==> run P: inputs <==
==> flow/design.v (excerpt) <==
module badicecream(input         Clk,                 
                             Reset,               
                             frame_clk,           
                input [10:0]   DrawX, DrawY ,    
				input [15:0]   keycode,				  
               	output logic is_BI	,			 
				output logic [10:0] BI_X, BI_Y,
				input logic up_wall, down_wall , left_wall, right_wall,
				output logic [10:0] BI_X_Pos, BI_Y_Pos,
				output logic [5:0] BI_BlkX_Pos, BI_BlkY_Pos
              );
make LEC_CHECK=0 CAP_MARGIN=20 CELL_PAD_IN_SITES_GLOBAL_PLACEMENT=1 CORE_ASPECT_RATIO=0.53 CORE_MARGIN=2 CORE_UTILIZATION=38 CTS_CLUSTER_DIAMETER=396 CTS_CLUSTER_SIZE=16 GPL_ROUTABILITY_DRIVEN=1 GPL_TIMING_DRIVEN=1 HOLD_SLACK_MARGIN=0.28 MAX_ROUTING_LAYER=met4 PLACE_DENSITY=0.85 SLEW_MARGIN=20 TNS_END_PERCENT=35 finish   # period 12.4 ns
run.sh (not shown) runs the stock make flow with config.mk's settings and CLKGATE_MAP_FILE=.
==> run G (differences from run P) <==
CAP_MARGIN = 40   (was 20)
CELL_PAD_IN_SITES_GLOBAL_PLACEMENT = not set   (was 1)
CORE_ASPECT_RATIO = not set   (was 0.53)
CORE_UTILIZATION = 65   (was 38)
CTS_CLUSTER_DIAMETER = 38   (was 396)
CTS_CLUSTER_SIZE = not set   (was 16)
GPL_ROUTABILITY_DRIVEN = not set   (was 1)
GPL_TIMING_DRIVEN = not set   (was 1)
HOLD_SLACK_MARGIN = not set   (was 0.28)
PLACE_DENSITY = not set   (was 0.85)
SETUP_SLACK_MARGIN = 0.2   (was not set)
TNS_END_PERCENT = not set   (was 35)
==> flow/constraint.sdc (replaced) <==
create_clock -name core_clock -period 5.54 [get_ports {Clk}]
set_input_delay 1.1080 -clock core_clock [delete_from_list [all_inputs] [get_ports {Clk}]]
set_output_delay 1.1080 -clock core_clock [all_outputs]
set_load 0.01 [all_outputs]
==> comparison table <==
metric	run G	run P
Result of the run	stopped before the end	no timing/DRC/antenna violations
Last stage reached	5_1_grt	-
Die ar.	10000 sq um	16900 sq um
Placement Cell Area	8080 sq um	7210 sq um
X dimension of the die	100 um	177 um
Fp_density	65.9%	38.9%
Clk Tree Root Cell	clkbuf_8	clkbuf_16
Placement-stage worst setup slack	-2.13 ns	1.51 ns
Post-CTS setup-driven buffer insertion count	24	0
Chip height	100 um	95.5 um
Total core area	9110 sq um	15400 sq um
Total number of placement rows	35	33
Resize count post-CTS	180	0
Inst Count DP	1034	1028
Final estimated routing congestion in global placement	0.916	0.830
Sum of net half-perimeters after detailed placement	14000 um	11100 um


==> inputs of build 50 <==
badicecream again, from the RTL that the note above started with.
export LEC_CHECK = 0
export CAP_MARGIN = 20
export CELL_PAD_IN_SITES_GLOBAL_PLACEMENT = 1
export CORE_ASPECT_RATIO = 0.53
export CORE_MARGIN = 2
export CORE_UTILIZATION = 38
export CTS_CLUSTER_DIAMETER = 396
export CTS_CLUSTER_SIZE = 90
export GPL_ROUTABILITY_DRIVEN = 1
export GPL_TIMING_DRIVEN = 1
export HOLD_SLACK_MARGIN = 0.28
export MAX_ROUTING_LAYER = met4
export PLACE_DENSITY = 0.85
export SLEW_MARGIN = 35
export TNS_END_PERCENT = 35
create_clock -name core_clock -period 12.4 [get_ports {Clk}]
==> trial 39: changes against build 50 <==
==> flow/config.mk (replaced) <==
export PLATFORM = sky130hd
export DESIGN_NAME = badicecream
export DESIGN_NICKNAME = badicecream
export VERILOG_FILES = /design/flow/design.v
export SDC_FILE = /design/flow/constraint.sdc
export NUM_CORES = 4
export LEC_CHECK = 0
export CAP_MARGIN = 20
export CORE_MARGIN = 2
export CORE_UTILIZATION = 40
export SETUP_SLACK_MARGIN = 0.2
export SLEW_MARGIN = 20
==> flow/constraint.sdc (replaced) <==
create_clock -name core_clock -period 7.72 [get_ports {Clk}]
set_input_delay 1.5440 -clock core_clock [delete_from_list [all_inputs] [get_ports {Clk}]]
set_output_delay 1.5440 -clock core_clock [all_outputs]
set_load 0.01 [all_outputs]
==> trial 96: changes against build 50 <==
==> flow/config.mk (replaced) <==
export PLATFORM = sky130hd
export DESIGN_NAME = badicecream
export DESIGN_NICKNAME = badicecream
export VERILOG_FILES = /design/flow/design.v
export SDC_FILE = /design/flow/constraint.sdc
export NUM_CORES = 4
export LEC_CHECK = 0
export CAP_MARGIN = 20
export CORE_ASPECT_RATIO = 0.53
export CORE_MARGIN = 2
export CORE_UTILIZATION = 38
export CTS_CLUSTER_DIAMETER = 396
export GPL_TIMING_DRIVEN = 0
export HOLD_SLACK_MARGIN = 0.04
export MAX_ROUTING_LAYER = met4
export PLACE_DENSITY_LB_ADDON = 0.2
export SLEW_MARGIN = 20
export TNS_END_PERCENT = 15
==> flow/constraint.sdc (replaced) <==
create_clock -name core_clock -period 4.34 [get_ports {Clk}]
set_input_delay 0.8680 -clock core_clock [delete_from_list [all_inputs] [get_ports {Clk}]]
set_output_delay 0.8680 -clock core_clock [all_outputs]
set_load 0.01 [all_outputs]
==> metrics.log <==
[flow] collecting metrics
[metrics] WL met1: 9200 um
[metrics] setup ws final: -1.85 ns
[metrics] OpenROAD warning count: 34
[metrics] count of filler cells inserted in the layout: 1402
[metrics] # clk buffers: 13
[metrics] Lkg Pwr: 3.34 nW
[metrics] Blocking Checks: negative setup slack
[metrics] maximum number of pins on one net before global-route repair: 14
[metrics] status: finished with violations
[metrics] Finish-stage setup viols: 23
The numbers above come from trial 96.

==> metrics.log <==
[flow] collecting metrics
[metrics] status: finished clean
[metrics] count of filler cells inserted in the layout: 1371
[metrics] setup ws final: 0.341 ns
[metrics] Finish-stage setup viols: 0
[metrics] WL met1: 7120 um
[metrics] OpenROAD warning count: 32
[metrics] Lkg Pwr: 3.41 nW
[metrics] maximum number of pins on one net before global-route repair: 53
[metrics] cell types with the highest counts after synthesis: nor2_1 (87), ha_1 (81), dfxtp_1 (68)
The numbers above come from trial 39.

==> metrics.log <==
[flow] collecting metrics
[metrics] status: finished clean
[metrics] Finish-stage setup viols: 0
[metrics] Lkg Pwr: 3.07 nW
[metrics] area share of and-or/or-and cells after synthesis: 16.9%
[metrics] cell internal power dissipation: 0.471 mW
[metrics] maximum number of pins on one net before global-route repair: 53
[metrics] cell types with the highest counts after synthesis: nor2_1 (87), ha_1 (81), dfxtp_1 (68)
[metrics] WL met1: 8230 um
[metrics] count of filler cells inserted in the layout: 1486
The numbers above come from build 50.

Power is estimated from default activity; no workload was simulated.
